Setup of quartz:
// CannyEdge
module CannyEdge(dAddrRegRow, dAddrRegCol, bWE, bCE, InData, OutData,
	OPMode, bOPEnable, dReadReg, dWriteReg,	clk, rst_b);
	input 	[2:0]						dAddrRegRow, dAddrRegCol;  
	input									bWE, bCE;  
	input 	[8-1:0] 	InData;
	output 	[8-1:0] 	OutData;
	reg     	[8-1:0] 	OutData;
	input 	[2:0]						OPMode;   
	input 								bOPEnable;  
	input 	[3:0]						dReadReg, dWriteReg;
	input									clk, rst_b;
	reg   [8-1:0]			regX[0:24];	 
	reg 	[8-1:0]			regY[0:24];	 
	reg 	[8-1:0]			regZ[0:24];	 
	wire 	[8-1:0]			gf[0:24];	 
	wire signed [31:0]	sobelX[0:8]; 
	wire signed [31:0]	sobelY[0:8]; 
	reg 	[8-1:0]			Out_gf, Out_gradient, Out_direction, Out_bThres;
	parameter 							dThresHigh = 15;
	parameter							dThresLow = 10;
	reg 		[31:0]					tpSum, Sum;
	reg		[1:0]						IntSignal;
	reg signed	 	[31:0] 			Gx, Gy, fGx, fGy, Gxadd, Gyadd, Gxyadd, fGx_t;
	reg signed	[1:0]					dx, dy;
	integer 								i, j, k;
	assign gf[0] =1;  assign gf[1] =3;  assign gf[2]=4;   assign gf[3]=3;   assign gf[4]=1;
	assign gf[5] =3;  assign gf[6] =7;  assign gf[7]=10;  assign gf[8]=7;   assign gf[9]=3;
	assign gf[10]=4;  assign gf[11]=10; assign gf[12]=16; assign gf[13]=10; assign gf[14]=4;
	assign gf[15]=3;  assign gf[16]=7;  assign gf[17]=10; assign gf[18]=7;  assign gf[19]=3;
  ...
Size: ~0.068 sq mm of cells after synthesis.
export LEC_CHECK = 0
export CAP_MARGIN = 20
export CORE_MARGIN = 2
export CORE_UTILIZATION = 66
export PLACE_DENSITY = 0.6
export SLEW_MARGIN = 20
create_clock -name core_clock -period 8.17 [get_ports {clk}]
run.sh (not shown) runs the stock make flow with config.mk's settings and CLKGATE_MAP_FILE=.
| quartz | all stages done | FAIL | setup timing |
## Diff of input files: violet against quartz
--- a/flow/config.mk
+++ b/flow/config.mk
@@ -8,5 +8,5 @@
 export CAP_MARGIN = 20
 export CORE_MARGIN = 2
-export CORE_UTILIZATION = 66
+export CORE_UTILIZATION = 9
 export PLACE_DENSITY = 0.6
 export SLEW_MARGIN = 20
==> flow/constraint.sdc <==
create_clock -name core_clock -period 18.1 [get_ports {clk}]
set_input_delay 3.6200 -clock core_clock [delete_from_list [all_inputs] [get_ports {clk}]]
set_output_delay 3.6200 -clock core_clock [all_outputs]
set_load 0.01 [all_outputs]
Notes after the runs:
The lower tally of clock buffers in the finished layout of violet and quartz is in quartz.
violet was carried through to the last stage, and its layout satisfied the timing, DRC and antenna checks.
Taking quartz as the reference, in violet area fraction of clock buffers and clock inverters dropped 0.50 points, minimum period implied by the final worst setup slack saw an increase, global placement routability congestion lost about 12%, synthesized area neither gained nor lost much, area of the die went up by about 600%.
Compared with quartz, violet ends up with more cell area.
On setup slack of the most critical reg-to-reg path: between violet and quartz, it ends up lower for quartz.
Total area of multi-input combinational cells (higher): quartz
On sequential share of layout area, the lower figure sits with violet, not quartz.
Input-level comparison between lagoon and violet:
--- a/flow/config.mk
+++ b/flow/config.mk
@@ -6,7 +6,7 @@
 export NUM_CORES = 4
 export LEC_CHECK = 0
-export CAP_MARGIN = 20
+export CAP_MARGIN = 0
 export CORE_MARGIN = 2
-export CORE_UTILIZATION = 9
-export PLACE_DENSITY = 0.6
+export CORE_UTILIZATION = 72
+export CTS_CLUSTER_DIAMETER = 79
 export SLEW_MARGIN = 20
==> flow/constraint.sdc <==
create_clock -name core_clock -period 7.86 [get_ports {clk}]
set_input_delay 1.5720 -clock core_clock [delete_from_list [all_inputs] [get_ports {clk}]]
set_output_delay 1.5720 -clock core_clock [all_outputs]
set_load 0.01 [all_outputs]
lagoon ends up with a total negative setup slack that is 32.33 ns lower than in violet.
lagoon ends up with higher logic gate share of total power than violet does.
| fraction of area in multi-input gates | lagoon vs violet | 6.1 points higher |
When lagoon is set beside violet, its quantity of gates resized following cts turns out to be 111 larger.
Relative to violet, global-route usage increased by 45 points in lagoon.
Worst-skew pair later-pin latency: lagoon vs violet up 0.02 ns
lagoon vs violet, number of endpoints failing setup at the final stage went up by 42.
Nothing crashed in lagoon and all stages finished; the problem is that the final layout failed, the offending checks being setup timing.

Setup of willow:
CannyEdge again, from the RTL that the note above started with.
==> flow/design.v (excerpt) <==
module CannyEdge(dAddrRegRow, dAddrRegCol, bWE, bCE, InData, OutData,
	OPMode, bOPEnable, dReadReg, dWriteReg,	clk, rst_b);
	input 	[2:0]						dAddrRegRow, dAddrRegCol;  
	input									bWE, bCE;  
	input 	[8-1:0] 	InData;
	output 	[8-1:0] 	OutData;
	reg     	[8-1:0] 	OutData;
	input 	[2:0]						OPMode;   
	input 								bOPEnable;  
	input 	[3:0]						dReadReg, dWriteReg;
	input									clk, rst_b;
	reg   [8-1:0]			regX[0:24];	 
	reg 	[8-1:0]			regY[0:24];	 
	reg 	[8-1:0]			regZ[0:24];	 
	wire 	[8-1:0]			gf[0:24];	 
	wire signed [31:0]	sobelX[0:8]; 
	wire signed [31:0]	sobelY[0:8]; 
	reg 	[8-1:0]			Out_gf, Out_gradient, Out_direction, Out_bThres;
	parameter 							dThresHigh = 15;
	parameter							dThresLow = 10;
	reg 		[31:0]					tpSum, Sum;
	reg		[1:0]						IntSignal;
	reg signed	 	[31:0] 			Gx, Gy, fGx, fGy, Gxadd, Gyadd, Gxyadd, fGx_t;
	reg signed	[1:0]					dx, dy;
	integer 								i, j, k;
	assign gf[0] =1;  assign gf[1] =3;  assign gf[2]=4;   assign gf[3]=3;   assign gf[4]=1;
	assign gf[5] =3;  assign gf[6] =7;  assign gf[7]=10;  assign gf[8]=7;   assign gf[9]=3;
	assign gf[10]=4;  assign gf[11]=10; assign gf[12]=16; assign gf[13]=10; assign gf[14]=4;
	assign gf[15]=3;  assign gf[16]=7;  assign gf[17]=10; assign gf[18]=7;  assign gf[19]=3;
  ...
Settings: LEC_CHECK=0, CAP_MARGIN=20, CORE_MARGIN=2, CORE_UTILIZATION=71, CTS_CLUSTER_SIZE=25, PLACE_DENSITY=0.64, SETUP_SLACK_MARGIN=-0.64, SLEW_MARGIN=20; clock period 9.0 ns.
willow finished all stages; however, its layout fails the closing checks, the failures being setup timing.
--- input diff willow..nickel ---
Settings: CTS_CLUSTER_DIAMETER newly set to 94; PLACE_DENSITY changed from 0.64 to 0.6; CORE_UTILIZATION changed from 71 to 72; SETUP_SLACK_MARGIN changed from -0.64 to 1.36; CTS_CLUSTER_SIZE removed (was 25); the clock period (ns, I/O delays scaled along) changed from 9.0 to 7.99.
Findings:
Although it ran to completion, nickel produced a layout that fails the final checks because of setup timing. Compared with willow, nickel shows a wire length that is 11 mm higher. When nickel is measured against willow, its number of instances in the placed design turns out 176 higher. Combinational power share: nickel > willow. willow -> nickel: post-synthesis cell count delta 0, exact match. Compared with willow, nickel shows finished layout cell area that has gone up by a few percent. The number of endpoints failing setup at the final stage in nickel was higher than what willow gave. Delta(least setup slack across all paths after layout, nickel - willow) < 0. Instance area at placement was lower in willow than in nickel.
Inputs modified between nickel and juniper:
Settings: TNS_END_PERCENT newly set to 5; SETUP_SLACK_MARGIN removed (was 1.36); CAP_MARGIN changed from 20 to 0; CTS_CLUSTER_SIZE newly set to 10; CTS_CLUSTER_DIAMETER changed from 94 to 374; the clock period (ns, I/O delays scaled along) changed from 7.99 to 12.1.
## What came out
- juniper: flow completed, timing, DRC and antenna clean
- Tally of non-filler cells in the final layout was lower in the run labelled juniper.
- When juniper is set beside nickel, its footprint of the multi-input gates turns out to be about 3.8% smaller.
- In the reports for juniper and nickel, the larger internal power belongs to nickel.
- Looking at sequential cell area share, juniper sits 1.6 points above nickel.
- Against nickel, post-detailed-route wirelength per cell in juniper rose by a few percent.
- Cell type of the slowest stage on the worst timing path = fa_2: nickel; cell type of the slowest stage on the worst timing path = fa_1: juniper
- Between nickel and juniper, the flow reports final net count decreasing by a few percent.
- juniper vs. nickel: count of clock buffers in the final design went up by about 4%.
- Cmp juniper vs nickel: met1 layer wirelength in the final routing lower in juniper
- Summary of juniper over nickel: well tap count roughly the same; number of buffers outside the clock class in the layout fell by 427.
The following lists how umber was set up differently from juniper:
Settings: CORE_ASPECT_RATIO: unset -> 1.34; TNS_END_PERCENT: 5 -> unset; PLACE_DENSITY: 0.6 -> unset; CTS_CLUSTER_SIZE: 10 -> unset; CTS_CLUSTER_DIAMETER: 374 -> 79; SETUP_SLACK_MARGIN: unset -> -0.61; the clock period (ns, I/O delays scaled along): 12.1 -> 7.86.
- Of juniper and umber, only juniper finishes the flow clean.
- Taking juniper over umber, the internal portion of total power ratio works out to 0.59.
- Between juniper and umber, the instance area at placement is lower for juniper.
- Compared with juniper, total power in umber increased by more than half.
- NOTE via count juniper->umber increased by a few percent
- Routed wire in umber totals more than in juniper.
- umber: number of buffers inserted during clock tree synthesis 6 below juniper
- Summary of umber over juniper: design area now larger; area of the synthesized netlist per yosys stat saw little to no change; core utilization at floorplan roughly the same.
### umber -> xenon
Settings: removing CORE_ASPECT_RATIO (formerly 1.34); removing SETUP_SLACK_MARGIN (formerly -0.61); setting MAX_ROUTING_LAYER to met4 for the first time; changing CAP_MARGIN from 0 to 20; setting PLACE_DENSITY to 0.6 for the first time; removing CTS_CLUSTER_DIAMETER (formerly 79); changing CORE_UTILIZATION from 72 to 40; changing the clock period (ns, I/O delays scaled along) from 7.86 to 17.9.
### Flow results
xenon finished every stage and its layout cleared the timing, DRC and antenna checks. Summary of xenon over umber: final instance count without filler cells higher; fmax decreased about 8%; HPWL after detailed placement higher. Between xenon and umber, the critical path's largest stage delay is lower for umber. Compared with umber, xenon shows a lower area growth from synthesis to layout.
Here is what was changed in the inputs of fjord compared with xenon.
Settings: CTS_CLUSTER_DIAMETER newly set to 94; HOLD_SLACK_MARGIN newly set to -0.06; PLACE_DENSITY removed (was 0.6); CORE_ASPECT_RATIO newly set to 0.99; SETUP_SLACK_MARGIN newly set to 0.46; CORE_UTILIZATION changed from 40 to 72; the clock period (ns, I/O delays scaled along) changed from 17.9 to 8.77.
### Flow results
xenon → fjord: latest clock arrival within the worst-skew pair about even, clock-buffer cell count fell about 15%, final worst setup slack fell 8.60 ns. xenon completed end to end with timing, DRC and antenna clean. fjord had finished all stages when the layout checks came back failing, citing setup timing.
Power figures rest on the tool's default switching activity, not on a simulated workload.
